[flow/config.mk]
export PLATFORM = sky130hd
export DESIGN_NAME = Calculator2_0
export DESIGN_NICKNAME = Calculator2_0
export VERILOG_FILES = /design/flow/design.v
export SDC_FILE = /design/flow/constraint.sdc
export NUM_CORES = 4
export LEC_CHECK = 0
export CAP_MARGIN = 20
export CORE_MARGIN = 2
export CORE_UTILIZATION = 50
export SETUP_SLACK_MARGIN = -1.23
export SLEW_MARGIN = 20
[flow/run.sh]
#!/bin/bash
# the make line also repeats each setting of config.mk as NAME=value (left out here)
make -C /OpenROAD-flow-scripts/flow DESIGN_CONFIG=/design/flow/config.mk WORK_HOME=/design/flow/orfs CLKGATE_MAP_FILE= finish
[flow/constraint.sdc]
create_clock -name core_clock -period 58.3 [get_ports {clk}]
set_input_delay 11.6600 -clock core_clock [delete_from_list [all_inputs] [get_ports {clk}]]
set_output_delay 11.6600 -clock core_clock [all_outputs]
set_load 0.01 [all_outputs]
[flow/design.v]
module divfreq(clk, rst, clk1kHz);
input clk;
input rst;
output clk1kHz;
reg [20:0]count;
reg clk1kHz_q;
assign clk1kHz = (count >= 21'd24) && !clk1kHz_q;
always @(posedge clk)begin
	if (rst) begin
		count <= 0;
		clk1kHz_q <= 0;
	end else if(count < 24)begin
		count <= count + 1'd1;
	end else begin
		clk1kHz_q <= !clk1kHz_q;
		count <= 0;
	end
end
endmodule
module divfreq20(clk, rst, clk20Hz);
input clk;
input rst;
output clk20Hz;
reg [20:0]count20;
reg clk20Hz_q;
assign clk20Hz = (count20 >= 21'd249) && !clk20Hz_q;
always @(posedge clk)begin
	if (rst) begin
		count20 <= 0;
		clk20Hz_q <= 0;
	end else if(count20 < 249)begin
		count20 <= count20 + 1'd1;
	end else begin
		clk20Hz_q <= !clk20Hz_q;
		count20 <= 0;
	end
end
endmodule
module Barrido_filas(clk, rst, clk20Hz, fil);
	input clk;
	input rst;
	input clk20Hz;
	output reg [3:0] fil;
	reg [1:0] contador;
	always @(posedge clk) begin
		if (rst) begin
			contador <= 'b0;
			fil <= 'b0000;
		end else if (clk20Hz) begin
			case(contador)
				'b00: fil <= 'b1000;
				'b01: fil <= 'b0100;
				'b10: fil <= 'b0010;
				'b11: fil <= 'b0001;
			endcase
			contador <= contador + 'b1;
		end
	end
endmodule
module Comparador_col(clk, rst, fil, col, tecla);
	input clk;
	input rst;
	input [3:0]fil;
	input [3:0]col;
	output reg [3:0] tecla;
	reg [3:0] tecla_q;
	always @(*) begin
		tecla = tecla_q;
		if(col == 'b1000)begin  
			case(fil)
				'b1000: tecla = 'd15;
				'b0100: tecla = 'd1;
				'b0010: tecla = 'd4;
				'b0001: tecla = 'd7;
			default: tecla = 'd15;
			endcase
		end if (col == 'b0100)begin  
			case(fil)
				'b1000: tecla = 'd0;
				'b0100: tecla = 'd2;
				'b0010: tecla = 'd5;
				'b0001: tecla = 'd8;
			default: tecla = 'd15;
			endcase
		end if (col == 'b0010)begin  
			case(fil)
				'b1000: tecla = 'd14;
				'b0100: tecla = 'd3;
				'b0010: tecla = 'd6;
				'b0001: tecla = 'd9;
			default: tecla = 'd15;
			endcase
		end if (col == 'b0001)begin  
			case(fil)
				'b1000: tecla = 'd13;
				'b0100: tecla = 'd10;
				'b0010: tecla = 'd11;
				'b0001: tecla = 'd12;
			default: tecla = 'd15;
			endcase
		end
	end
	always @(posedge clk) begin
		if (rst) tecla_q <= 'd15;
		else tecla_q <= tecla;
	end
endmodule
module Conversor(tecla, CSseg);
	input [3:0] tecla;
	output reg [6:0] CSseg;
	parameter segmin = 7'b1111110;  
	parameter segplus = 7'b1101100;  
	parameter segdiv = 7'b1011011;  
	parameter segmult = 7'b1001000;  
	parameter seg0 = 7'b0000001;  
	parameter seg1 = 7'b1001111;  
	parameter seg2 = 7'b0010010;  
	parameter seg3 = 7'b0000110;  
	parameter seg4 = 7'b1001100;  
	parameter seg5 = 7'b0100100;  
	parameter seg6 = 7'b0100000;  
	parameter seg7 = 7'b0001111;  
	parameter seg8 = 7'b0000000;  
	parameter seg9 = 7'b0000100;  
	parameter segA = 7'b0001000;  
	parameter segb = 7'b1100000;  
	parameter segC = 7'b0110001;  
	parameter segd = 7'b1000010;  
	parameter segE = 7'b0110000;  
	parameter segF = 7'b0111000;  
	parameter sego = 7'b1100010;  
	parameter segh = 7'b1101000;  
	parameter segeq = 7'b1110110;  
	parameter nul = 7'b1111111; 
	always @(*)begin
			case(tecla)
				4'b0000: CSseg = seg0;
				4'b0001: CSseg = seg1;
				4'b0010: CSseg = seg2;
				4'b0011: CSseg = seg3;
				4'b0100: CSseg = seg4;
				4'b0101: CSseg = seg5;
				4'b0110: CSseg = seg6;
				4'b0111: CSseg = seg7;
				4'b1000: CSseg = seg8;
				4'b1001: CSseg = seg9;
				4'b1010: CSseg = segplus;
				4'b1011: CSseg = segmin;
				4'b1100: CSseg = segmult;
				4'b1101: CSseg = segdiv;
				4'b1110: CSseg = segeq;
				4'b1111: CSseg = nul;
			endcase
	end
endmodule
module Barrido_displays(clk, rst, btn, btnres, CSseg, clk1kHz, dres, signo_resultado, Sseg, anodos, Ssegnum1, Ssegnum2, operador, signo1);
	input clk;
	input rst;
	input btn;
	input btnres;
	input [6:0] CSseg;
	input clk1kHz;
	input [23:0] dres;
	input [1:0] signo_resultado;
	output reg [6:0] Sseg;
	output reg [7:0] anodos;
	output reg [20:0] Ssegnum1;
	output reg [20:0] Ssegnum2;
	output reg [6:0] operador;
	output reg [6:0] signo1;	
	reg [6:0] Sseg0;
	reg [6:0] Sseg1;
	reg [6:0] Sseg2;
	reg [6:0] Sseg3;
	reg [6:0] Sseg4;
	reg [6:0] Sseg5;
	reg [6:0] Sseg6;
	reg [6:0] Sseg7;
	parameter segmin = 7'b1111110;  
	parameter segplus = 7'b1101100;  
	parameter segdiv = 7'b1011011;  
	parameter segmult = 7'b1001000;  
	parameter seg0 = 7'b0000001;  
	parameter seg1 = 7'b1001111;  
	parameter seg2 = 7'b0010010;  
	parameter seg3 = 7'b0000110;  
	parameter seg4 = 7'b1001100;  
	parameter seg5 = 7'b0100100;  
	parameter seg6 = 7'b0100000;  
	parameter seg7 = 7'b0001111;  
	parameter seg8 = 7'b0000000;  
	parameter seg9 = 7'b0000100;  
	parameter segeq = 7'b1110110;  
	parameter nul = 7'b1111111; 
	reg [2:0]contadorbar;
	reg btnON;
	reg btnresON;
	reg estado;
	reg [2:0]posdisplay;
	always @(posedge clk) begin
	if (rst) begin
		contadorbar = 3'b0;
		Sseg0 = nul;
		Sseg1 = nul;
		Sseg2 = nul;
		Sseg3 = nul;
		Sseg4 = nul;
		Sseg5 = nul;
		Sseg6 = nul;
		Sseg7 = nul;
		btnON = 1'b0;
		btnresON = 'b0;
		estado = 'b0;
		posdisplay = 'b0;
		anodos <= 8'b11111111;
		Sseg <= nul;
		Ssegnum1 <= {nul, nul, nul};
		Ssegnum2 <= {nul, nul, nul};
		signo1 <= nul;
		operador <= nul;
	end else if (clk1kHz) begin
		if (btnres == 'b0 && btnresON == 'b0)begin
			estado = ~estado;
			btnresON = 'b1;
		end
		if (btnres == 'b1) begin
			btnresON = 'b0;
		end
		contadorbar = contadorbar + 1'b1;
		case(contadorbar)
			3'b000: begin anodos <= 8'b11111110; Sseg <= Sseg0; end
			3'b001: begin anodos <= 8'b11111101; Sseg <= Sseg1; end
			3'b010: begin anodos <= 8'b11111011; Sseg <= Sseg2; end
			3'b011: begin anodos <= 8'b11110111; Sseg <= Sseg3; end
			3'b100: begin anodos <= 8'b11101111; Sseg <= Sseg4; end
			3'b101: begin anodos <= 8'b11011111; Sseg <= Sseg5; end
			3'b110: begin anodos <= 8'b10111111; Sseg <= Sseg6; end
			3'b111: begin anodos <= 8'b01111111; Sseg <= Sseg7; end
		endcase
		if (estado == 0)begin
		if (btn == 'b0 && btnON == 'b0)begin
			posdisplay = posdisplay + 'b1;
			btnON = 'b1;
		end
		if (btn == 'b1) begin
			btnON = 'b0;
		end
		case(posdisplay)
			3'b000: Sseg7 = CSseg;
			3'b001: Sseg6 = CSseg;
			3'b010: Sseg5 = CSseg;
			3'b011: Sseg4 = CSseg;
			3'b100: Sseg3 = CSseg;
			3'b101: Sseg2 = CSseg;
			3'b110: Sseg1 = CSseg;
			3'b111: Sseg0 = CSseg;
		endcase 
		Ssegnum1 <= {Sseg6, Sseg5, Sseg4};
		Ssegnum2 <= {Sseg2, Sseg1, Sseg0};
		signo1 <= Sseg7;
		operador <= Sseg3;
		end
		if (estado == 1) begin
			if(signo_resultado == 2)begin
			Sseg0 = 7'b0110001;  
			Sseg1 = seg0;	 
			Sseg2 = 7'b0110001;	 
			Sseg3 = 7'b0110001;	 
			Sseg4 = 7'b0110000;	 
			Sseg5 = nul;
			Sseg6 = nul;
			Sseg7 = nul;
			end else begin
			case(dres[3:0])
				4'b0000: Sseg0 = seg0;
				4'b0001: Sseg0 = seg1;
				4'b0010: Sseg0 = seg2;
				4'b0011: Sseg0 = seg3;
				4'b0100: Sseg0 = seg4;
				4'b0101: Sseg0 = seg5;
				4'b0110: Sseg0 = seg6;
				4'b0111: Sseg0 = seg7;
				4'b1000: Sseg0 = seg8;
				4'b1001: Sseg0 = seg9;
				default: Sseg0 = nul;
			endcase
			case(dres[7:4])
				4'b0000: Sseg1 = seg0;
				4'b0001: Sseg1 = seg1;
				4'b0010: Sseg1 = seg2;
				4'b0011: Sseg1 = seg3;
				4'b0100: Sseg1 = seg4;
				4'b0101: Sseg1 = seg5;
				4'b0110: Sseg1 = seg6;
				4'b0111: Sseg1 = seg7;
				4'b1000: Sseg1 = seg8;
				4'b1001: Sseg1 = seg9;
				default: Sseg1 = nul;
			endcase
			case(dres[11:8])
				4'b0000: Sseg2 = seg0;
				4'b0001: Sseg2 = seg1;
				4'b0010: Sseg2 = seg2;
				4'b0011: Sseg2 = seg3;
				4'b0100: Sseg2 = seg4;
				4'b0101: Sseg2 = seg5;
				4'b0110: Sseg2 = seg6;
				4'b0111: Sseg2 = seg7;
				4'b1000: Sseg2 = seg8;
				4'b1001: Sseg2 = seg9;
				default: Sseg2 = nul;
			endcase
			case(dres[15:12])
				4'b0000: Sseg3 = seg0;
				4'b0001: Sseg3 = seg1;
				4'b0010: Sseg3 = seg2;
				4'b0011: Sseg3 = seg3;
				4'b0100: Sseg3 = seg4;
				4'b0101: Sseg3 = seg5;
				4'b0110: Sseg3 = seg6;
				4'b0111: Sseg3 = seg7;
				4'b1000: Sseg3 = seg8;
				4'b1001: Sseg3 = seg9;
				default: Sseg3 = nul;
			endcase
			case(dres[19:16])
				4'b0000: Sseg4 = seg0;
				4'b0001: Sseg4 = seg1;
				4'b0010: Sseg4 = seg2;
				4'b0011: Sseg4 = seg3;
				4'b0100: Sseg4 = seg4;
				4'b0101: Sseg4 = seg5;
				4'b0110: Sseg4 = seg6;
				4'b0111: Sseg4 = seg7;
				4'b1000: Sseg4 = seg8;
				4'b1001: Sseg4 = seg9;
				default: Sseg4 = nul;
			endcase
			case(dres[23:20])
				4'b0000: Sseg5 = seg0;
				4'b0001: Sseg5 = seg1;
				4'b0010: Sseg5 = seg2;
				4'b0011: Sseg5 = seg3;
				4'b0100: Sseg5 = seg4;
				4'b0101: Sseg5 = seg5;
				4'b0110: Sseg5 = seg6;
				4'b0111: Sseg5 = seg7;
				4'b1000: Sseg5 = seg8;
				4'b1001: Sseg5 = seg9;
				default: Sseg5 = nul;
			endcase
			if(signo_resultado == 0) begin
				Sseg6 = nul;
				Sseg7 = nul;
			end else begin 
				Sseg6 = segmin;
				Sseg7 = nul;
			end
			end		
		end
	end
	end
endmodule
module Ssegtobin (clk, rst, Ssegnum1, Ssegnum2, signo1, operador, num1, num2, sig1, oper);
	input clk;
	input rst;
	input [20:0] Ssegnum1;
	input [20:0] Ssegnum2;
	input [6:0] signo1;
	input [6:0] operador;
	output reg [9:0] num1;
	output reg [9:0] num2;
	output reg sig1;
	output reg [1:0] oper;
	reg [3:0] digit11;
	reg [3:0] digit12;
	reg [3:0] digit13;
	reg [3:0] digit21;
	reg [3:0] digit22;
	reg [3:0] digit23;
	parameter [6:0] segmin = 7'b1111110;  
	parameter [6:0] segplus = 7'b1101100;  
	parameter [6:0] segdiv = 7'b1011011;  
	parameter [6:0] segmult = 7'b1001000;  
	parameter [6:0] seg0 = 7'b0000001;  
	parameter [6:0] seg1 = 7'b1001111;  
	parameter [6:0] seg2 = 7'b0010010;  
	parameter [6:0] seg3 = 7'b0000110;  
	parameter [6:0] seg4 = 7'b1001100;  
	parameter [6:0] seg5 = 7'b0100100;  
	parameter [6:0] seg6 = 7'b0100000;  
	parameter [6:0] seg7 = 7'b0001111;  
	parameter [6:0] seg8 = 7'b0000000;  
	parameter [6:0] seg9 = 7'b0000100;  
	parameter [6:0] nul = 7'b1111111; 
	reg [3:0] digit11_q;
	reg [3:0] digit12_q;
	reg [3:0] digit13_q;
	reg [3:0] digit21_q;
	reg [3:0] digit22_q;
	reg [3:0] digit23_q;
	reg [1:0] oper_q;
	always @(posedge clk) begin
		if (rst) begin
			digit11_q <= 'b0;
			digit12_q <= 'b0;
			digit13_q <= 'b0;
			digit21_q <= 'b0;
			digit22_q <= 'b0;
			digit23_q <= 'b0;
			oper_q <= 'b0;
		end else begin
			digit11_q <= digit11;
			digit12_q <= digit12;
			digit13_q <= digit13;
			digit21_q <= digit21;
			digit22_q <= digit22;
			digit23_q <= digit23;
			oper_q <= oper;
		end
	end
	always @(*)begin
		digit11 = digit11_q;
		digit12 = digit12_q;
		digit13 = digit13_q;
		digit21 = digit21_q;
		digit22 = digit22_q;
		digit23 = digit23_q;
		oper = oper_q;
		case(Ssegnum1[6:0])
			seg0: digit13 = 'd0;
			seg1: digit13 = 'd1;
			seg2: digit13 = 'd2;
			seg3: digit13 = 'd3;
			seg4: digit13 = 'd4;
			seg5: digit13 = 'd5;
			seg6: digit13 = 'd6;
			seg7: digit13 = 'd7;
			seg8: digit13 = 'd8;
			seg9: digit13 = 'd9;
			default: ;
		endcase
		case(Ssegnum1[13:7])
			seg0: digit12 = 'd0;
			seg1: digit12 = 'd1;
			seg2: digit12 = 'd2;
			seg3: digit12 = 'd3;
			seg4: digit12 = 'd4;
			seg5: digit12 = 'd5;
			seg6: digit12 = 'd6;
			seg7: digit12 = 'd7;
			seg8: digit12 = 'd8;
			seg9: digit12 = 'd9;
			default: ;
		endcase
		case(Ssegnum1[20:14])
			seg0: digit11 = 'd0;
			seg1: digit11 = 'd1;
			seg2: digit11 = 'd2;
			seg3: digit11 = 'd3;
			seg4: digit11 = 'd4;
			seg5: digit11 = 'd5;
			seg6: digit11 = 'd6;
			seg7: digit11 = 'd7;
			seg8: digit11 = 'd8;
			seg9: digit11 = 'd9;
			default: ;
		endcase
		case(Ssegnum2[6:0])
			seg0: digit23 = 'd0;
			seg1: digit23 = 'd1;
			seg2: digit23 = 'd2;
			seg3: digit23 = 'd3;
			seg4: digit23 = 'd4;
			seg5: digit23 = 'd5;
			seg6: digit23 = 'd6;
			seg7: digit23 = 'd7;
			seg8: digit23 = 'd8;
			seg9: digit23 = 'd9;
			default: ;
		endcase
		case(Ssegnum2[13:7])
			seg0: digit22 = 'd0;
			seg1: digit22 = 'd1;
			seg2: digit22 = 'd2;
			seg3: digit22 = 'd3;
			seg4: digit22 = 'd4;
			seg5: digit22 = 'd5;
			seg6: digit22 = 'd6;
			seg7: digit22 = 'd7;
			seg8: digit22 = 'd8;
			seg9: digit22 = 'd9;
			default: ;
		endcase
		case(Ssegnum2[20:14])
			seg0: digit21 = 'd0;
			seg1: digit21 = 'd1;
			seg2: digit21 = 'd2;
			seg3: digit21 = 'd3;
			seg4: digit21 = 'd4;
			seg5: digit21 = 'd5;
			seg6: digit21 = 'd6;
			seg7: digit21 = 'd7;
			seg8: digit21 = 'd8;
			seg9: digit21 = 'd9;
			default: ;
		endcase
		case(operador)
			segplus: oper = 'd0;
			segmin:  oper = 'd1;
			segmult: oper = 'd2;
			segdiv:  oper = 'd3;
			default: ;
		endcase
		sig1 = (signo1 == nul) ? 'd0:'d1;
		num1 = (digit11 * 'd100) + (digit12 * 'd10) + digit13;
		num2 = (digit21 * 'd100) + (digit22 * 'd10) + digit23;
	end
endmodule
module Operacion (num1, num2, sig1, oper, resultado, signo_resultado);
	input [9:0]num1;
	input [9:0]num2;
	input sig1;
	input [1:0]oper;
	output reg [19:0] resultado;
	output reg [1:0] signo_resultado;
	always @(*)begin
		resultado = 'd0;
		signo_resultado = 'd0;
		case(oper)
			'd0: begin	if (sig1 == 0) begin  
						resultado = num1 + num2;
						signo_resultado = 'd0;
					end else begin
						if (num1 > num2)begin
							resultado = num1 - num2;
							signo_resultado = 'd1;
						end else begin
							resultado = num2 - num1;
							signo_resultado = 'd0;
						end
					end
				end
			'd1: begin	if (sig1 == 1) begin  
						resultado = num1 + num2;
						signo_resultado = 'd1;
					end else begin
						if (num2 > num1)begin
							resultado = num2 - num1;
							signo_resultado = 'd1;
						end else begin
							resultado = num1 - num2;
							signo_resultado = 'd0;
						end
					end
				end
			'd2: begin resultado = num1*num2;
							if (sig1 == 0) begin  
								signo_resultado = 'd0;
							end else signo_resultado = 'd1;
			end
			'd3: begin if(num2 != 0 && num1 % num2 == 0) begin  
								resultado = num1/num2;
								if (sig1 == 0) begin  
									signo_resultado = 'd0;
								end else signo_resultado = 'd1;	
							end else signo_resultado = 'd2;
			end
		endcase
	end
endmodule
module Digitos_result (resultado, dres);
	input [19:0] resultado;
	output reg [23:0] dres;
	integer i;
	reg [43:0] sh;
	always @(*)begin
		sh = {24'd0, resultado};
		for (i = 0; i < 20; i = i + 1) begin
			if (sh[23:20] >= 5) sh[23:20] = sh[23:20] + 4'd3;
			if (sh[27:24] >= 5) sh[27:24] = sh[27:24] + 4'd3;
			if (sh[31:28] >= 5) sh[31:28] = sh[31:28] + 4'd3;
			if (sh[35:32] >= 5) sh[35:32] = sh[35:32] + 4'd3;
			if (sh[39:36] >= 5) sh[39:36] = sh[39:36] + 4'd3;
			if (sh[43:40] >= 5) sh[43:40] = sh[43:40] + 4'd3;
			sh = sh << 1;
		end
		dres = sh[43:20];
	end
endmodule
module Calculator2_0(clk, rst, col, btn, btnres, fil, Sseg, anodos);
	input clk;
	input rst;
	input [3:0] col;
	input btn;
	input btnres;
	output [3:0] fil;
	output [6:0] Sseg;
	output [7:0] anodos;
	wire clk1kHz;
	wire clk20Hz;
	wire [3:0]tecla;
	wire [20:0] Ssegnum1;
	wire [20:0] Ssegnum2;
	wire [6:0] signo1;
	wire [6:0] operador;
	wire [9:0] num1;
	wire [9:0] num2;
	wire sig1;
	wire [1:0] oper;
	wire [19:0] resultado;
	wire [1:0] signo_resultado;
	wire [23:0] dres;
	wire [6:0] CSseg;
	divfreq div(clk, rst, clk1kHz);
	divfreq20 div20(clk, rst, clk20Hz);
	Barrido_filas barfil(clk, rst, clk20Hz, fil);
	Comparador_col comp(clk, rst, fil, col, tecla);
	Conversor print(tecla, CSseg);
	Barrido_displays bardisp(clk, rst, btn, btnres, CSseg, clk1kHz, dres, signo_resultado, Sseg, anodos, Ssegnum1, Ssegnum2, operador, signo1);
	Ssegtobin convsegtobin(clk, rst, Ssegnum1, Ssegnum2, signo1, operador, num1, num2, sig1, oper);
	Operacion op(num1, num2, sig1, oper, resultado, signo_resultado);
	Digitos_result digres(resultado, dres);
endmodule
==> results.cfg, run 1 <==
; implementation run metrics
[status]
status = failed layout checks
violations = negative setup slack

[clock_tree]
tritoncts = built
cts.path.max_buffers = 3
cts_root_buf = clkbuf_16
cts_htree_levels = 1
path_clk_slew_ns = 0.06
ctsHoldBuffers = 0
cts_buffers = 31
clkSinkCount = 288
clk_latency_ns = 0.59

[floorplan]
die-area_um2 = 117000
ioPinCount = 27
fp-utilization_pct = 50.6
core_um2 = 113000
die_h_um = 342
die_w_um = 342
rows = 123

[timing]
hold_viol = 0
slew_headroom_pct = 26.0
setup_viol_count_final = 43
finalMaxSlewViolations = 0
post-route-period-util_pct = 153
skew_ns = 0.0189
tightestPinTransition_ns = 1.10
setup_ws_ns = -30.84
fin_tns_setup_ns = -1301.95
rsz0062_at_grt = true
fmax_ghz = 0.0112
finalCriticalPeriod_ns = 89.14

[worst_setup_path]
cp_max_fo = 6
reg2reg_to = bardisp.Sseg3[2]
crit_path_start_kind = register
cp-startpoint = bardisp.Ssegnum2[13]
endpoint = bardisp.Sseg3[2]
crit_cells = 519
r2r_slack_ns = -30.84
cpMostUsedCell = o21a_1
cp.arrival_ns = 89.66
required_ns = 58.81
critPathKind = register to register
crit_buf_inv = 39
r2r_start = bardisp.Ssegnum2[13]
cp_slowest_stage_delay_ns = 0.50
critPathCaptureType = register
r2r_cells = 519
critPathSlowestCell = or4_4
crit_family = AND-OR/OR-AND gates

[grt]
grt_pass1_wl_um = 326000
grt_pass1_vias = 66800
grt_max_degree = 104
grt_overflow = 0
antenna_found_initial = 0
grt_use_total_pct = 32.8

[logic_synthesis]
yosys-stat-cells = 7700
synthAoiAreaFrac_pct = 31.7
top_area_share_pct = 14.9
ys_top_logic_family = AND-OR/OR-AND gates
edf_count = 0
largest_area_cell = ha_1
xor_share_pct = 4.97
mux_area_share_pct = 4.24
adder_share_pct = 17.6
synthArstFlopShare_pct = 0
ys_chip_area_um2 = 57000
flop_cell = dfxtp_1
avgSynthCellArea_um2 = 7.41
synth.area.top_cells = ha_1 (15%), dfxtp_1 (10%), nand2_1 (5.5%), nor2_1 (4.6%), a21oi_1 (4.4%)
syn-instance-count = 7700
synth_flop_count = 288
synth_cell_type_count = 193
postSynthSeqShare_pct = 10.1
synthTopCellsByCount = nand2_1 (838), nor2_1 (706), ha_1 (680)
ys_sh_simple_pct = 26.5
yosysWarnings = 9
top_cell = nand2_1
netlist_area_um2 = 57000

[route]
m1WireLength_um = 86300
met2_wirelength_um = 96400
antenna_cells = 0
drtPass1Iterations = 7
post_drt_via_cell_ratio = 5.87
ant_nets = 0
drc = 0
wl_met3_um = 8780
wl_um = 198000
post_drt_wl_per_cell_um = 17.1
top_layer_used = met4
route.vias.total = 68000
drt_iter0_markers = 4071

[worst_hold_path]
min_to = convsegtobin.digit13_q[1]
min_from = convsegtobin.digit13_q[1]
hold_path.class = register to register
min_path_cells = 2

[place]
globalplace.congestion = 0.959
place_inst = 11500
pre_cts_ws_ns = -31.87
place_area_um2 = 78300
port_buffers = 26
dp_hpwl_um = 162000

[layout]
nFillCells = 9673
fin_area_um2 = 80600
layoutNonFillerInstCount = 11600
regArea_um2 = 5780
nNetsFinal = 10800
comb_area_um2 = 51300
area_growth_pct = 41.4

[job]
tool_warnings = 102
max_cap_viol_count = 0
-- layer usage --
layer  global-route usage, %  up-vias
li1                        -    33700
met4                    11.0        0
met2                    59.5     1714
met1                    41.0    32100
met3                    2.07      396
met5                       0        -
-- stage by stage --
stage | util [%] | hold slack [ns]
finish | 71.5 | 0.450
global route | 71.5 | 0.471
CTS | 70.9 | 0.452
detailed placement | 69.4 | 0.444
global placement | 69.4 | 0.435
floorplan | - | 0.414
-- cell type report --
type / instances / share of cell area, %
timing repair buffer: 2527 / 23.7
clock inverter: 16 / 0.239
tap: 1500 / 2.33
multi-input combinational: 6831 / 63.7
sequential: 288 / 7.17
inverter: 380 / 1.78
clock buffer: 42 / 1.10
-- repair_timing --
action	CTS	global route
gates resized	80	102
buffers inserted	27	35
endpoints found under the setup margin	43	43
cloned	0	0
pin swaps	57	66
==> run 2: changes to the inputs <==
CORE_UTILIZATION = 64   (was 50)
SETUP_SLACK_MARGIN = not set   (was -1.23)
clock period = 90.6 ns   (was 58.3 ns; I/O delays follow)
==> run 2 against run 1 <==
The layout fails its checks (max-capacitance violations, max-slew violations, negative setup slack). First-iteration DRC count up 89%. Utilization up 8.5 points. Final cell count down 17%. Sequential share of layout area up 1.0 points. Register-to-register slack better by 27 ns. Non-clock buffer count down 1656. Clock-buffer cell count up 3.
==> results.cfg, run 2 <==
; implementation run metrics
[route]
top_layer_used = met5
drc = 0
ant_nets = 0
met2_wirelength_um = 97000
drtPass1Iterations = 22
post_drt_via_cell_ratio = 6.93
wl_um = 208000
route.vias.total = 66600
drt_iter0_markers = 7712
m1WireLength_um = 79400
wl_met3_um = 18200
post_drt_wl_per_cell_um = 21.7

[logic_synthesis]
postSynthSeqShare_pct = 10.1
xor_share_pct = 4.97
top_cell = nand2_1
synthAoiAreaFrac_pct = 31.7
avgSynthCellArea_um2 = 7.41
yosys-stat-cells = 7700
mux_area_share_pct = 4.24
syn-instance-count = 7700
top_area_share_pct = 14.9
adder_share_pct = 17.6
edf_count = 0
synth_cell_type_count = 193
flop_cell = dfxtp_1
synth_flop_count = 288
ys_chip_area_um2 = 57000
yosysWarnings = 9
synthArstFlopShare_pct = 0
ys_top_logic_family = AND-OR/OR-AND gates
largest_area_cell = ha_1
ys_sh_simple_pct = 26.5
synthTopCellsByCount = nand2_1 (838), nor2_1 (706), ha_1 (680)
netlist_area_um2 = 57000
synth.area.top_cells = ha_1 (15%), dfxtp_1 (10%), nand2_1 (5.5%), nor2_1 (4.6%), a21oi_1 (4.4%)

[worst_setup_path]
reg2reg_to = bardisp.Sseg5[2]
r2r_start = bardisp.Ssegnum2[7]
critPathKind = register to register
critPathSlowestCell = a311oi_1
critPathCaptureType = register
cp.arrival_ns = 94.86
crit_buf_inv = 42
cp-startpoint = bardisp.Ssegnum2[7]
cp_max_fo = 7
cpMostUsedCell = o21a_1
crit_path_start_kind = register
crit_cells = 513
r2r_slack_ns = -3.80
cp_slowest_stage_delay_ns = 1.09
r2r_cells = 513
required_ns = 91.06
endpoint = bardisp.Sseg5[2]
crit_family = AND-OR/OR-AND gates

[timing]
post-route-period-util_pct = 104
finalCriticalPeriod_ns = 94.40
setup_viol_count_final = 42
fmax_ghz = 0.0106
rsz0062_at_grt = true
tightestPinTransition_ns = 1.83
fin_tns_setup_ns = -90.83
setup_ws_ns = -3.80
skew_ns = 0.0109
slew_headroom_pct = -22.2
hold_viol = 0
finalMaxSlewViolations = 6

[clock_tree]
cts_buffers = 31
cts_root_buf = clkbuf_16
path_clk_slew_ns = 0.07
clk_latency_ns = 0.58
cts_htree_levels = 1
cts.path.max_buffers = 3
ctsHoldBuffers = 0
tritoncts = built
clkSinkCount = 288

[grt]
grt_pass1_vias = 58700
grt_pass1_wl_um = 291000
grt_use_total_pct = 37.7
antenna_found_initial = 7
grt_overflow = 0
grt_max_degree = 104

[layout]
area_growth_pct = 23.9
comb_area_um2 = 54000
nFillCells = 6093
utilization_pct = 79.9
nNetsFinal = 9169
layoutNonFillerInstCount = 9598
regArea_um2 = 5800

[place]
port_buffers = 26
globalplace.congestion = 1.00
place_inst = 9082
dp_hpwl_um = 139000

[worst_hold_path]
min_to = comp.tecla_q[2]
min_from = comp.tecla_q[2]
min_path_cells = 2
hold_path.class = register to register

[floorplan]
die-area_um2 = 91500
ioPinCount = 27
die_w_um = 303
core_um2 = 88400
rows = 109
fp-utilization_pct = 64.5
die_h_um = 303

[status]
violations = max-capacitance violations, max-slew violations, negative setup slack
status = failed layout checks

[job]
tool_warnings = 104
max_cap_viol_count = 1
[run 2: what timing repair did]
action	4_1_cts	5_1_grt
buffers inserted	101	352
setup endpoints to repair	42	42
hold endpoints to repair	0	0
gates cloned	0	2
pin swaps	96	383
resized	132	600
[run 2: final cells by class]
| cell class | instances | area share [%] |
|---|---|---|
| Multi-Input combinational cell | 6833 | 76.4 |
| Clock buffer | 45 | 1.26 |
| Inverter | 380 | 2.06 |
| Sequential cell | 288 | 8.21 |
| Timing Repair Buffer | 871 | 9.63 |
| Tap cell | 1165 | 2.06 |
| Clock inverter | 12 | 0.344 |
| Antenna cell | 4 | 0.0142 |
[run 2: per-layer routing]
layer	vias up	global-route usage, %
met5	-	0
met1	31200	46.4
met3	1198	4.38
li1	30400	-
met2	3755	66.6
met4	10	15.1
[run 2: metrics by stage]
| stage | hold WS (ns) | cell area (µm²) | worst slack (ns) |
|---|---|---|---|
| final | 0.453 | 70700 | -3.80 |
| after global routing | 0.476 | 70600 | -7.71 |
| after CTS | 0.454 | 65000 | 0.00647 |
| after detailed placement | 0.442 | 62400 | -3.19 |
| after global placement | 0.431 | 62400 | -0.948 |
| after floorplan | 0.414 | 59300 | -4.13 |
==> run 3: changes to the inputs <==
CAP_MARGIN = 15   (was 20)
CORE_ASPECT_RATIO = 0.51   (was not set)
CORE_MARGIN = 4   (was 2)
CORE_UTILIZATION = 40   (was 64)
CTS_CLUSTER_DIAMETER = 205   (was not set)
GPL_ROUTABILITY_DRIVEN = 0   (was not set)
MAX_ROUTING_LAYER = met4   (was not set)
PLACE_DENSITY_LB_ADDON = 0.04   (was not set)
clock period = 65.7 ns   (was 90.6 ns; I/O delays follow)
==> run 3 against run 2 <==
The layout fails its checks (negative setup slack). Wire length rose by 16%. Worst hold slack got worse by 0.0092 ns. Synthesized cell count unchanged. Non-clock buffer count grew 2342. First-iteration DRC count shrank 3.0%. Clock-buffer cell count shrank 8. Sequential share of layout area is 1.7 points lower.
==> results.cfg, run 3 <==
; implementation run metrics
[status]
status = failed layout checks
violations = negative setup slack

[worst_setup_path]
r2r_slack_ns = -25.02
r2r_cells = 538
crit_family = AND-OR/OR-AND gates
critPathCaptureType = register
r2r_start = bardisp.Ssegnum2[20]
crit_buf_inv = 118
cp_slowest_stage_delay_ns = 0.63
reg2reg_to = bardisp.Sseg3[0]
cp.arrival_ns = 91.15
cpMostUsedCell = o21a_1
endpoint = bardisp.Sseg3[0]
crit_path_start_kind = register
required_ns = 66.14
cp_max_fo = 6
critPathSlowestCell = fa_2
critPathKind = register to register
cp-startpoint = bardisp.Ssegnum2[20]
crit_cells = 538

[logic_synthesis]
largest_area_cell = ha_1
syn-instance-count = 7700
yosysWarnings = 9
synth_flop_count = 288
synthTopCellsByCount = nand2_1 (838), nor2_1 (706), ha_1 (680)
postSynthSeqShare_pct = 10.1
xor_share_pct = 4.97
netlist_area_um2 = 57000
yosys-stat-cells = 7700
ys_top_logic_family = AND-OR/OR-AND gates
flop_cell = dfxtp_1
avgSynthCellArea_um2 = 7.41
ys_chip_area_um2 = 57000
top_area_share_pct = 14.9
synth.area.top_cells = ha_1 (15%), dfxtp_1 (10%), nand2_1 (5.5%), nor2_1 (4.6%), a21oi_1 (4.4%)
synth_cell_type_count = 193
adder_share_pct = 17.6
top_cell = nand2_1
synthArstFlopShare_pct = 0
edf_count = 0
mux_area_share_pct = 4.24
ys_sh_simple_pct = 26.5
synthAoiAreaFrac_pct = 31.7

[layout]
utilization_pct = 63.5
fin_area_um2 = 89500
layoutNonFillerInstCount = 12700
nNetsFinal = 11500
nFillCells = 12200
area_growth_pct = 57.0

[place]
port_buffers = 26
place_area_um2 = 79100
dp_hpwl_um = 184000
place_inst = 11900
pre_cts_ws_ns = -26.17

[clock_tree]
cts_root_buf = clkbuf_16
clk_latency_ns = 0.57
clkSinkCount = 288
cts.path.max_buffers = 3
cts_htree_levels = 1
path_clk_slew_ns = 0.07
cts_buffers = 27
tritoncts = built

[route]
antenna_cells = 0
route.vias.total = 72600
post_drt_via_cell_ratio = 5.73
ant_nets = 0
wl_um = 240000
post_drt_wl_per_cell_um = 19.0
drt_iter0_markers = 7480
drtPass1Iterations = 9
drc = 0

[job]
max_cap_viol_count = 0
tool_warnings = 100

[timing]
slew_headroom_pct = 30.2
finalCriticalPeriod_ns = 90.72
rsz0062_at_grt = true
setup_viol_count_final = 43
finalMaxSlewViolations = 0
setup_ws_ns = -25.02
tightestPinTransition_ns = 1.04
post-route-period-util_pct = 138
skew_ns = 0.0231
fin_tns_setup_ns = -1054.41
fmax_ghz = 0.0110
hold_viol = 0

[floorplan]
die_h_um = 278
core_um2 = 141000
rows = 98
ioPinCount = 27
fp-utilization_pct = 40.5
die-area_um2 = 149000
die_w_um = 537

[grt]
antenna_found_initial = 2
grt_pass1_vias = 67500
grt_max_degree = 66
grt_pass1_wl_um = 372000
grt_overflow = 0
grt_use_total_pct = 31.0

[worst_hold_path]
min_to = convsegtobin.digit13_q[1]
hold_path.class = register to register
min_from = convsegtobin.digit13_q[1]
min_path_cells = 2
==> run 3: metal layers <==
metal  up-vias  wire length, µm  track usage [%]
met4         0             2680             3.02
li1      35100                -                -
met3       288            25800             7.67
met2      2971            88600             39.2
met5         -                0                -
met1     34200           123000             49.1
==> run 3: final cells by class <==
class,instances,area [µm²],area share [%]
multi-input combinational,6833,54400,60.7
timing repair buffer,3213,24600,27.5
inverter,380,1450,1.62
clock inverter,12,149,0.166
sequential,288,5810,6.48
clock buffer,37,773,0.864
tap,1900,2380,2.66
==> run 3: repair_timing <==
item / in CTS / in global routing
setup buffers: 550 / 178
hold buffers: 0 / 0
pin swaps: 375 / 245
gates resized: 483 / 364
endpoints found under the setup margin: 43 / 43
cloned: 2 / 0
==> run 3: stage by stage <==
stage                     hold WS (ns)
final                            0.444
after global routing             0.472
after CTS                        0.451
after detailed placement         0.436
after global placement           0.433
after floorplan                  0.414
==> run 4: changes to the inputs <==
CAP_MARGIN = 20   (was 15)
CORE_ASPECT_RATIO = not set   (was 0.51)
CORE_MARGIN = 2   (was 4)
CORE_UTILIZATION = 70   (was 40)
CTS_CLUSTER_DIAMETER = not set   (was 205)
GPL_ROUTABILITY_DRIVEN = not set   (was 0)
MAX_ROUTING_LAYER = not set   (was met4)
PLACE_DENSITY = 0.64   (was not set)
PLACE_DENSITY_LB_ADDON = not set   (was 0.04)
clock period = 92.9 ns   (was 65.7 ns; I/O delays follow)
==> run 4 against run 3 <==
The run now fails in global routing. Die size decreased by 44%. Synthesized area is the same. Synthesized cell count did not move.
==> results.cfg, run 4 <==
; physical design summary
[status]
status = did not finish
haltStage = global routing

[floorplan]
fp-utilization_pct = 70.8
ioPinCount = 27
rows = 104
die_w_um = 289
core_um2 = 80500
die_h_um = 289
die-area_um2 = 83800

[logic_synthesis]
yosys-stat-cells = 7700
synthAoiAreaFrac_pct = 31.7
synth_cell_type_count = 193
netlist_area_um2 = 57000
adder_share_pct = 17.6
flop_cell = dfxtp_1
edf_count = 0
synth.area.top_cells = ha_1 (15%), dfxtp_1 (10%), nand2_1 (5.5%), nor2_1 (4.6%), a21oi_1 (4.4%)
synth_flop_count = 288
synthArstFlopShare_pct = 0
ys_top_logic_family = AND-OR/OR-AND gates
top_cell = nand2_1
ys_chip_area_um2 = 57000
postSynthSeqShare_pct = 10.1
mux_area_share_pct = 4.24
xor_share_pct = 4.97
ys_sh_simple_pct = 26.5
largest_area_cell = ha_1
synthTopCellsByCount = nand2_1 (838), nor2_1 (706), ha_1 (680)
avgSynthCellArea_um2 = 7.41
yosysWarnings = 9
top_area_share_pct = 14.9
syn-instance-count = 7700

[clock_tree]
cts_root_buf = clkbuf_16
cts_buffers = 29
cts_htree_levels = 1
clkSinkCount = 288
cts.path.max_buffers = 3

[place]
place_inst = 8885
dp_hpwl_um = 133000
pre_cts_ws_ns = -4.11
globalplace.congestion = 0.999
port_buffers = 26
run 4: stage by stage:
step,instance area [µm²]
floorplan,59300
global placement,61600
detailed placement,61600
CTS,63500
run 4: what timing repair did:
action / 4_1_cts
cloned: 1
setup buffers: 63
setup endpoints to repair: 42
gates resized: 86
hold buffers: 0
pin swaps: 45
==> run 5: changes to the inputs <==
ABC_AREA = 1   (was not set)
CAP_MARGIN = 10   (was 20)
CORE_ASPECT_RATIO = 0.51   (was not set)
CORE_MARGIN = 4   (was 2)
CORE_UTILIZATION = 40   (was 70)
CTS_CLUSTER_DIAMETER = 357   (was not set)
GPL_ROUTABILITY_DRIVEN = 0   (was not set)
GPL_TIMING_DRIVEN = 0   (was not set)
MAX_ROUTING_LAYER = met5   (was not set)
MIN_ROUTING_LAYER = met1   (was not set)
PLACE_DENSITY = not set   (was 0.64)
PLACE_DENSITY_LB_ADDON = 0.04   (was not set)
clock period = 103.0 ns   (was 92.9 ns; I/O delays follow)
==> run 5 against run 4 <==
Now fails the layout checks on max-capacitance violations. Synthesized cell count increased by 27%. Synthesized area increased by 9.3%. Die size rose by 94%.
==> results.cfg, run 5 <==
; implementation run metrics
[grt]
grt_overflow = 0
antenna_found_initial = 3
grt_use_total_pct = 25.2
grt_max_degree = 51
grt_pass1_wl_um = 331000
grt_pass1_vias = 56400

[logic_synthesis]
postSynthSeqShare_pct = 9.25
flop_cell = dfxtp_1
edf_count = 0
synth_cell_type_count = 104
ys_top_logic_family = simple AND/OR/NAND/NOR gates
ys_sh_simple_pct = 41.5
yosys-stat-cells = 9809
avgSynthCellArea_um2 = 6.36
netlist_area_um2 = 62300
xor_share_pct = 6.13
ys_chip_area_um2 = 62300
largest_area_cell = ha_1
synthArstFlopShare_pct = 0
synthAoiAreaFrac_pct = 14.5
synthTopCellsByCount = nand2_1 (2192), inv_1 (1434), nor2_1 (787)
mux_area_share_pct = 0.0722
synth_flop_count = 288
synth.area.top_cells = ha_1 (14%), nand2_1 (13%), dfxtp_1 (9.2%), inv_1 (8.6%), nor2_1 (4.7%)
adder_share_pct = 16.1
syn-instance-count = 9809
top_cell = nand2_1
top_area_share_pct = 13.6
yosysWarnings = 9

[worst_setup_path]
cp.arrival_ns = 95.04
crit_buf_inv = 144
crit_path_start_kind = register
crit_cells = 656
crit_family = simple AND/OR/NAND/NOR gates
critPathCaptureType = register
r2r_start = bardisp.Ssegnum2[17]
cp-startpoint = bardisp.Ssegnum2[17]
cp_slowest_stage_delay_ns = 0.78
critPathSlowestCell = o41ai_1
cpMostUsedCell = nand2_1
cp_max_fo = 10
r2r_slack_ns = 8.44
r2r_cells = 656
reg2reg_to = bardisp.Sseg5[0]
endpoint = bardisp.Sseg5[0]
critPathKind = register to register
required_ns = 103.48

[timing]
setup_viol_count_final = 0
slew_headroom_pct = 1.39
tightestPinTransition_ns = 1.46
finalCriticalPeriod_ns = 94.56
fmax_ghz = 0.0106
skew_ns = 0.0261
hold_slack_ns = 0.448
setup_ws_ns = 8.44
post-route-period-util_pct = 91.8
finalMaxSlewViolations = 0
hold_viol = 0

[layout]
area_growth_pct = 8.75
nFillCells = 16300
comb_area_um2 = 49800
nNetsFinal = 10800
layoutNonFillerInstCount = 12100
utilization_pct = 43.8
regArea_um2 = 5770

[route]
drc = 0
post_drt_via_cell_ratio = 5.30
ant_nets = 0
post_drt_wl_per_cell_um = 17.8
drt_iter0_markers = 6821
route.vias.total = 64300
wl_um = 216000
drtPass1Iterations = 8

[floorplan]
die_w_um = 561
fp-utilization_pct = 40.3
die_h_um = 290
die-area_um2 = 163000
core_um2 = 155000
rows = 103
ioPinCount = 27

[worst_hold_path]
min_from = convsegtobin.digit13_q[1]
hold_path.class = register to register
min_path_cells = 2
min_to = convsegtobin.digit13_q[1]

[status]
status = failed layout checks
violations = max-capacitance violations

[clock_tree]
cts_root_buf = clkbuf_16
cts_htree_levels = 1
ctsHoldBuffers = 0
cts_buffers = 23
path_clk_slew_ns = 0.10
cts.path.max_buffers = 3
clkSinkCount = 288
clk_latency_ns = 0.60
tritoncts = built

[place]
dp_hpwl_um = 180000
pre_cts_ws_ns = -1.59
place_inst = 12000
port_buffers = 26

[job]
max_cap_viol_count = 1
tool_warnings = 97
==> run 5: repair_timing <==
item                                    in CTS  in global routing
endpoints found under the hold margin        0                  0
cloned                                       2                  5
pin swaps                                    2                 38
endpoints found under the setup margin      42                 42
gates resized                               17                165
buffers inserted                             1                 61
==> run 5: final cells by class <==
type	instances	area share, %
Clock inverter	14	0.327
Inverter	1638	9.56
Antenna cell	2	0.00738
Clock buffer	28	0.936
Timing Repair Buffer	101	1.42
Tap cell	2100	3.88
Multi-Input combinational cell	7799	73.5
Buffer	151	1.91
Sequential cell	288	8.50
==> run 5: layer usage <==
layer  global-route usage, %  vias up  part of all wire (%)
li1                        -    32400                     -
met1                    44.6    29400                    57
met2                    27.7     2324                    31
met3                    8.23      116                    12
met4                    1.08       10                  0.53
met5                    1.77        -                  0.16
==> run 5: through the flow <==
step	setup TNS [ns]	area, µm²
3_5_place_dp	-27.37	65700
2_1_floorplan	0	62600
3_3_place_gp	-7.89	65500
5_1_grt	-2.32	67800
6_report	0	67800
4_1_cts	0	66700
==> run 6: changes to the inputs <==
ABC_AREA = not set   (was 1)
CAP_MARGIN = 40   (was 10)
CORE_ASPECT_RATIO = 1.37   (was 0.51)
CORE_MARGIN = 2   (was 4)
CORE_UTILIZATION = 60   (was 40)
CTS_CLUSTER_DIAMETER = not set   (was 357)
GPL_ROUTABILITY_DRIVEN = 1   (was 0)
GPL_TIMING_DRIVEN = not set   (was 0)
HOLD_SLACK_MARGIN = -0.07   (was not set)
MAX_ROUTING_LAYER = not set   (was met5)
PLACE_DENSITY_LB_ADDON = not set   (was 0.04)
clock period = 83.3 ns   (was 103.0 ns; I/O delays follow)
==> run 6 against run 5 <==
The run now fails in global routing. Synthesized area fell by 8.5%. Synthesized cell count decreased by 22%. Die size is 40% lower.
==> results.cfg, run 6 <==
; physical design summary
[logic_synthesis]
xor_share_pct = 4.97
avgSynthCellArea_um2 = 7.41
yosysWarnings = 9
yosys-stat-cells = 7700
top_cell = nand2_1
largest_area_cell = ha_1
mux_area_share_pct = 4.24
synthTopCellsByCount = nand2_1 (838), nor2_1 (706), ha_1 (680)
synth_cell_type_count = 193
postSynthSeqShare_pct = 10.1
ys_chip_area_um2 = 57000
ys_top_logic_family = AND-OR/OR-AND gates
top_area_share_pct = 14.9
synthArstFlopShare_pct = 0
adder_share_pct = 17.6
synth_flop_count = 288
edf_count = 0
flop_cell = dfxtp_1
synthAoiAreaFrac_pct = 31.7
netlist_area_um2 = 57000
syn-instance-count = 7700
synth.area.top_cells = ha_1 (15%), dfxtp_1 (10%), nand2_1 (5.5%), nor2_1 (4.6%), a21oi_1 (4.4%)
ys_sh_simple_pct = 26.5

[floorplan]
ioPinCount = 27
rows = 132
core_um2 = 94500
fp-utilization_pct = 60.4
die_w_um = 267
die-area_um2 = 97600
die_h_um = 365

[grt]
grt_overflow = 2006
grt_use_total_pct = 92.3

[clock_tree]
cts.path.max_buffers = 3
cts_htree_levels = 1
cts_buffers = 23
cts_root_buf = clkbuf_16
clkSinkCount = 288
ctsHoldBuffers = 0

[status]
haltStage = global routing
status = did not finish
error_line = [ERROR GRT-0232] Routing congestion too high. Check the congestion heatmap in the GUI.

[place]
globalplace.congestion = 1.05
port_buffers = 26
dp_hpwl_um = 176000
run 6: stage by stage:
step	hold WS [ns]	worst slack, ns	area [µm²]	cells
CTS	0.460	-4.55	81200	11400
detailed placement	0.441	-8.06	76100	11000
global placement	0.426	-4.85	76100	11000
floorplan	0.414	-11.43	59300	7760
run 6: per-layer routing:
layer  overflow  track usage (%)
met5         29             71.2
met4        511             98.4
met3        149             82.8
met2       1115              105
met1        202             87.7
run 6: repair_timing:
item	4_1_cts
setup buffers	389
resized	292
endpoints found under the setup margin	42
pin swaps	266
==> run 7: changes to the inputs <==
CAP_MARGIN = 20   (was 40)
CORE_ASPECT_RATIO = not set   (was 1.37)
CORE_UTILIZATION = 68   (was 60)
CTS_CLUSTER_SIZE = 25   (was not set)
GPL_ROUTABILITY_DRIVEN = not set   (was 1)
HOLD_SLACK_MARGIN = not set   (was -0.07)
MIN_ROUTING_LAYER = not set   (was met1)
TNS_END_PERCENT = 5   (was not set)
clock period = 98.1 ns   (was 83.3 ns; I/O delays follow)
==> run 7 against run 6 <==
Now clean on timing, DRC and antenna. Synthesized area did not move. Die size fell by 12%. Synthesized cell count did not move.
==> results.cfg, run 7 <==
; implementation run metrics
[timing]
finalMaxSlewViolations = 0
tightestPinTransition_ns = 1.23
post-route-period-util_pct = 97.8
slew_headroom_pct = 16.9
finalCriticalPeriod_ns = 95.95
setup_viol_count_final = 0
fmax_ghz = 0.0104
hold_slack_ns = 0.459
hold_viol = 0
skew_ns = 0.0196

[route]
drt_iter0_markers = 5867
wl_um = 188000
drtPass1Iterations = 12
post_drt_wl_per_cell_um = 20.5
ant_nets = 0
drc = 0
post_drt_via_cell_ratio = 6.95
route.vias.total = 63600

[worst_setup_path]
cp.arrival_ns = 96.37
cpMostUsedCell = o21a_1
cp_max_fo = 15
critPathKind = register to register
cp_slowest_stage_delay_ns = 0.66
critPathCaptureType = register
r2r_start = bardisp.Ssegnum2[7]
crit_cells = 511
r2r_cells = 511
r2r_slack_ns = 2.15
required_ns = 98.52
crit_family = AND-OR/OR-AND gates
cp-startpoint = bardisp.Ssegnum2[7]
reg2reg_to = bardisp.Sseg5[3]
critPathSlowestCell = fa_2
crit_buf_inv = 41
endpoint = bardisp.Sseg5[3]
crit_path_start_kind = register

[logic_synthesis]
mux_area_share_pct = 4.24
synthAoiAreaFrac_pct = 31.7
edf_count = 0
synthArstFlopShare_pct = 0
yosysWarnings = 9
postSynthSeqShare_pct = 10.1
synth.area.top_cells = ha_1 (15%), dfxtp_1 (10%), nand2_1 (5.5%), nor2_1 (4.6%), a21oi_1 (4.4%)
netlist_area_um2 = 57000
synthTopCellsByCount = nand2_1 (838), nor2_1 (706), ha_1 (680)
largest_area_cell = ha_1
synth_flop_count = 288
syn-instance-count = 7700
yosys-stat-cells = 7700
avgSynthCellArea_um2 = 7.41
flop_cell = dfxtp_1
synth_cell_type_count = 193
xor_share_pct = 4.97
ys_sh_simple_pct = 26.5
top_area_share_pct = 14.9
ys_chip_area_um2 = 57000
top_cell = nand2_1
ys_top_logic_family = AND-OR/OR-AND gates
adder_share_pct = 17.6

[floorplan]
core_um2 = 83300
die_h_um = 294
fp-utilization_pct = 68.5
die-area_um2 = 86200
ioPinCount = 27
rows = 106
die_w_um = 294

[clock_tree]
cts_buffers = 30
tritoncts = built
cts_htree_levels = 1
ctsHoldBuffers = 0
clk_latency_ns = 0.56
cts_root_buf = clkbuf_16
clkSinkCount = 288
cts.path.max_buffers = 3
path_clk_slew_ns = 0.06

[status]
status = complete, no violations

[place]
globalplace.congestion = 0.988
port_buffers = 26
dp_hpwl_um = 135000

[worst_hold_path]
hold_path.class = register to register
min_path_cells = 2
min_from = bardisp.signo1[2]
min_to = bardisp.signo1[2]

[job]
tool_warnings = 102
max_cap_viol_count = 0

[layout]
area_growth_pct = 14.4
nNetsFinal = 8817
utilization_pct = 78.3

[grt]
grt_use_total_pct = 38.7
grt_pass1_wl_um = 284000
grt_overflow = 0
antenna_found_initial = 0
grt_max_degree = 104
grt_pass1_vias = 57500
## run 7: per-stage QoR
stage / setup slack, ns / TNS (ns) / std cells / instance area [µm²]
detailed placement: -4.36 / -154.20 / 8859 / 59800
floorplan: 0.0319 / 0 / 7760 / 57800
CTS: 0.0693 / 0 / 8945 / 61300
global route: -2.40 / -70.31 / 9157 / 65200
finish: 2.15 / 0 / 9158 / 65200
global placement: -0.751 / -11.74 / 8859 / 59800
## run 7: repair_timing
item | in CTS | in global routing
gates cloned | 3 | 3
endpoints found under the hold margin | 0 | 0
resized | 46 | 489
endpoints found under the setup margin | 42 | 42
pin swaps | 18 | 221
buffers inserted | 27 | 208
## run 7: metal layers
| layer | global-route usage, % | wire length [µm] | vias up |
|---|---|---|---|
| met3 | 3.98 | 15300 | 833 |
| met4 | 16.4 | 9740 | 0 |
| met5 | 0 | 0 | - |
| li1 | - | - | 29700 |
| met1 | 49.0 | 74900 | 29900 |
| met2 | 66.9 | 87700 | 3252 |
## run 7: final cells by class
type | instances | area [µm²]
fill | 6162 | 18100
sequential | 288 | 5800
inverter | 380 | 1440
tap | 1080 | 1350
clock inverter | 14 | 161
clock buffer | 42 | 877
antenna | 1 | 2.50
timing repair buffer | 516 | 3980
multi-input combinational | 6837 | 51600
==> run 8: changes to the inputs <==
ABC_AREA = 1   (was not set)
CTS_CLUSTER_SIZE = 99   (was 25)
PLACE_DENSITY = 0.43   (was not set)
TNS_END_PERCENT = not set   (was 5)
clock period = 74.0 ns   (was 98.1 ns; I/O delays follow)
==> run 8 against run 7 <==
Now fails the layout checks on negative setup slack. Cell area is 17% higher. Via count is 15% higher. Wire length grew 18%. Synthesized cell count is 27% higher. Clock-buffer cell count is 2 lower. Critical path depth increased by 96. Global-route usage down 1.6 points. Clock skew down 0.0019 ns. Critical endpoint is now bardisp.Sseg5[2]. Highest routed layer is now met5.
==> results.cfg, run 8 <==
; implementation run metrics
[status]
status = failed layout checks
violations = negative setup slack

[worst_hold_path]
hold_path.class = register to register
min_path_cells = 2
min_to = convsegtobin.digit23_q[1]
min_from = convsegtobin.digit23_q[1]

[worst_setup_path]
cpMostUsedCell = nand2_2
crit_path_start_kind = register
critPathSlowestCell = fa_1
endpoint = bardisp.Sseg5[2]
r2r_cells = 607
cp-startpoint = bardisp.Ssegnum2[14]
crit_buf_inv = 116
cp_slowest_stage_delay_ns = 0.49
critPathCaptureType = register
r2r_start = bardisp.Ssegnum2[14]
cp_max_fo = 12
r2r_slack_ns = -1.57
critPathKind = register to register
reg2reg_to = bardisp.Sseg5[2]
crit_family = simple AND/OR/NAND/NOR gates
crit_cells = 607
required_ns = 74.48
cp.arrival_ns = 76.04

[timing]
rsz0062_at_grt = true
fmax_ghz = 0.0132
finalCriticalPeriod_ns = 75.57
setup_ws_ns = -1.57
tightestPinTransition_ns = 1.45
setup_viol_count_final = 42
slew_headroom_pct = 2.60
hold_viol = 0
finalMaxSlewViolations = 0
skew_ns = 0.0177
post-route-period-util_pct = 102

[logic_synthesis]
synth_flop_count = 288
synthAoiAreaFrac_pct = 14.5
top_area_share_pct = 13.6
flop_cell = dfxtp_1
synthArstFlopShare_pct = 0
xor_share_pct = 6.13
ys_top_logic_family = simple AND/OR/NAND/NOR gates
ys_sh_simple_pct = 41.5
edf_count = 0
yosys-stat-cells = 9809
synth_cell_type_count = 104
synthTopCellsByCount = nand2_1 (2192), inv_1 (1434), nor2_1 (787)
top_cell = nand2_1
postSynthSeqShare_pct = 9.25
mux_area_share_pct = 0.0722
synth.area.top_cells = ha_1 (14%), nand2_1 (13%), dfxtp_1 (9.2%), inv_1 (8.6%), nor2_1 (4.7%)
avgSynthCellArea_um2 = 6.36
syn-instance-count = 9809
netlist_area_um2 = 62300
adder_share_pct = 16.1
largest_area_cell = ha_1
yosysWarnings = 9
ys_chip_area_um2 = 62300

[clock_tree]
path_clk_slew_ns = 0.07
cts.path.max_buffers = 3
ctsHoldBuffers = 0
tritoncts = built
cts_root_buf = clkbuf_16
clk_latency_ns = 0.59
cts_buffers = 28
cts_htree_levels = 1
clkSinkCount = 288

[job]
max_cap_viol_count = 0
tool_warnings = 101

[route]
post_drt_wl_per_cell_um = 18.8
wl_um = 222000
route.vias.total = 73000
ant_nets = 0
drc = 0
drt_iter0_markers = 7889
post_drt_via_cell_ratio = 6.18
drtPass1Iterations = 12

[place]
dp_hpwl_um = 144000
globalplace.congestion = 1.05
port_buffers = 26
pre_cts_ws_ns = -2.85

[floorplan]
die_w_um = 307
ioPinCount = 27
die-area_um2 = 94100
rows = 111
core_um2 = 91200
die_h_um = 307
fp-utilization_pct = 68.3

[grt]
grt_pass1_vias = 62900
grt_pass1_wl_um = 298000
grt_use_total_pct = 37.2
grt_overflow = 0
grt_max_degree = 95
antenna_found_initial = 5

[layout]
nNetsFinal = 11400
area_growth_pct = 22.8
nFillCells = 5588
[run 8: repair_timing]
item,4_1_cts,5_1_grt
setup endpoints to repair,42,42
gates cloned,4,8
pin swaps,71,615
hold endpoints to repair,0,0
buffers inserted,76,358
resized,46,873
[run 8: area by class of cell]
cell class                 instances  area, µm²  area share (%)
multi-input combinational       7798      55200            72.1
sequential                       288       5780            7.55
clock buffer                      40        846            1.10
tap                             1186       1480            1.94
clock inverter                    11        115           0.150
antenna                            2       5.00         0.00654
timing repair buffer             841       6580            8.60
inverter                        1638       6560            8.57
timing repair inverter             3       21.3          0.0278
[run 8: metal layers]
layer	part of all wire, %	wire, µm	track usage (%)
met5	0.033	73	0
met4	7.7	17100	16.7
met3	9.1	20300	3.60
met2	46	102000	65.4
met1	37	82800	45.8
[run 8: through the flow]
step	hold slack (ns)	instance area [µm²]	utilization, %	setup TNS [ns]	std cells
detailed placement	0.432	68200	74.8	-102.91	11300
CTS	0.447	70000	76.7	0	11400
floorplan	0.414	65000	-	-128.35	9869
global route	0.467	76500	83.9	-214.54	11800
global placement	0.426	68200	74.8	0	11300
finish	0.445	76500	83.9	-39.33	11800
==> run 9: changes to the inputs <==
CAP_MARGIN = 10   (was 20)
CORE_ASPECT_RATIO = 0.62   (was not set)
CORE_UTILIZATION = 58   (was 68)
CTS_CLUSTER_SIZE = not set   (was 99)
GPL_ROUTABILITY_DRIVEN = 1   (was not set)
HOLD_SLACK_MARGIN = -0.07   (was not set)
MIN_ROUTING_LAYER = met1   (was not set)
PLACE_DENSITY = not set   (was 0.43)
TNS_END_PERCENT = 5   (was not set)
clock period = 78.8 ns   (was 74.0 ns; I/O delays follow)
==> run 9 against run 8 <==
The run now finishes clean. Register-to-register slack improved by 4.5 ns. Via count fell by 9.4%. Highest routed layer is now met4. Synthesized cell count did not move. Critical path depth rose by 9. Worst hold slack improved by 0.0017 ns. Fmax fell by 0.35%. Utilization fell by 16 points.
==> results.cfg, run 9 <==
; implementation run metrics
[worst_hold_path]
min_path_cells = 2
hold_path.class = register to register
min_to = convsegtobin.digit11_q[1]
min_from = convsegtobin.digit11_q[1]

[layout]
layoutNonFillerInstCount = 11800
utilization_pct = 67.8
nNetsFinal = 11100
regArea_um2 = 5780
fin_area_um2 = 72000
comb_area_um2 = 52500
area_growth_pct = 15.6
nFillCells = 9527

[worst_setup_path]
cpMostUsedCell = nand2_2
critPathCaptureType = register
endpoint = bardisp.Sseg5[0]
required_ns = 79.26
cp_slowest_stage_delay_ns = 0.40
critPathKind = register to register
r2r_start = bardisp.Ssegnum2[13]
crit_path_start_kind = register
cp.arrival_ns = 76.30
cp_max_fo = 8
cp-startpoint = bardisp.Ssegnum2[13]
crit_family = simple AND/OR/NAND/NOR gates
r2r_cells = 616
reg2reg_to = bardisp.Sseg5[0]
critPathSlowestCell = fa_2
r2r_slack_ns = 2.97
crit_cells = 616
crit_buf_inv = 114

[logic_synthesis]
yosys-stat-cells = 9809
largest_area_cell = ha_1
ys_sh_simple_pct = 41.5
yosysWarnings = 9
synthArstFlopShare_pct = 0
avgSynthCellArea_um2 = 6.36
edf_count = 0
synthTopCellsByCount = nand2_1 (2192), inv_1 (1434), nor2_1 (787)
top_cell = nand2_1
ys_chip_area_um2 = 62300
synth_cell_type_count = 104
postSynthSeqShare_pct = 9.25
netlist_area_um2 = 62300
adder_share_pct = 16.1
mux_area_share_pct = 0.0722
syn-instance-count = 9809
synth.area.top_cells = ha_1 (14%), nand2_1 (13%), dfxtp_1 (9.2%), inv_1 (8.6%), nor2_1 (4.7%)
flop_cell = dfxtp_1
xor_share_pct = 6.13
ys_top_logic_family = simple AND/OR/NAND/NOR gates
synth_flop_count = 288
synthAoiAreaFrac_pct = 14.5
top_area_share_pct = 13.6

[timing]
setup_viol_count_final = 0
finalMaxSlewViolations = 0
rsz0062_at_grt = true
finalCriticalPeriod_ns = 75.83
fmax_ghz = 0.0132
hold_viol = 0
tightestPinTransition_ns = 1.05
slew_headroom_pct = 29.6
hold_slack_ns = 0.446
skew_ns = 0.0350
post-route-period-util_pct = 96.2

[clock_tree]
clkSinkCount = 288
clk_latency_ns = 0.57
cts_htree_levels = 1
tritoncts = built
cts_root_buf = clkbuf_16
cts.path.max_buffers = 3
ctsHoldBuffers = 0
cts_buffers = 25
path_clk_slew_ns = 0.07

[route]
wl_um = 196000
drt_iter0_markers = 6751
antenna_cells = 0
post_drt_wl_per_cell_um = 16.6
route.vias.total = 66100
drc = 0
ant_nets = 0
drtPass1Iterations = 7
post_drt_via_cell_ratio = 5.60

[job]
max_cap_viol_count = 0
tool_warnings = 100

[floorplan]
die_h_um = 262
die_w_um = 420
die-area_um2 = 110000
rows = 94
core_um2 = 106000
fp-utilization_pct = 58.6
ioPinCount = 27

[place]
globalplace.congestion = 0.995
place_area_um2 = 65800
port_buffers = 26
dp_hpwl_um = 152000
place_inst = 11400

[grt]
antenna_found_initial = 3
grt_pass1_vias = 57800
grt_pass1_wl_um = 301000
grt_overflow = 0
grt_use_total_pct = 32.9
grt_max_degree = 83

[status]
status = complete, no violations
[run 9: layer usage]
layer / part of all wire (%) / global-route usage (%) / up-vias
li1: - / - / 33100
met1: 49 / 51.9 / 30300
met2: 40 / 46.1 / 2537
met5: 0 / 0 / -
met4: 1.1 / 3.42 / 0
met3: 10 / 6.93 / 187
[run 9: timing repair]
action	in CTS	in global routing
gates cloned	4	9
pin swaps	51	417
gates resized	49	686
setup endpoints to repair	42	42
buffers inserted	40	294
[run 9: cell type report]
cell class,count,area share [%]
Inverter,1638,9.01
Sequential cell,288,8.03
Timing Repair Buffer,593,6.47
Timing Repair inverter,2,0.0174
Multi-Input combinational cell,7801,72.9
Clock inverter,13,0.155
Tap cell,1440,2.50
Clock buffer,32,0.946
[run 9: per-stage QoR]
stage / setup slack (ns) / TNS (ns)
2_1_floorplan: 0.00126 / 0
3_3_place_gp: 0.214 / 0
3_5_place_dp: -2.88 / -111.48
4_1_cts: 0.0238 / 0
5_1_grt: -1.88 / -74.27
6_report: 2.97 / 0
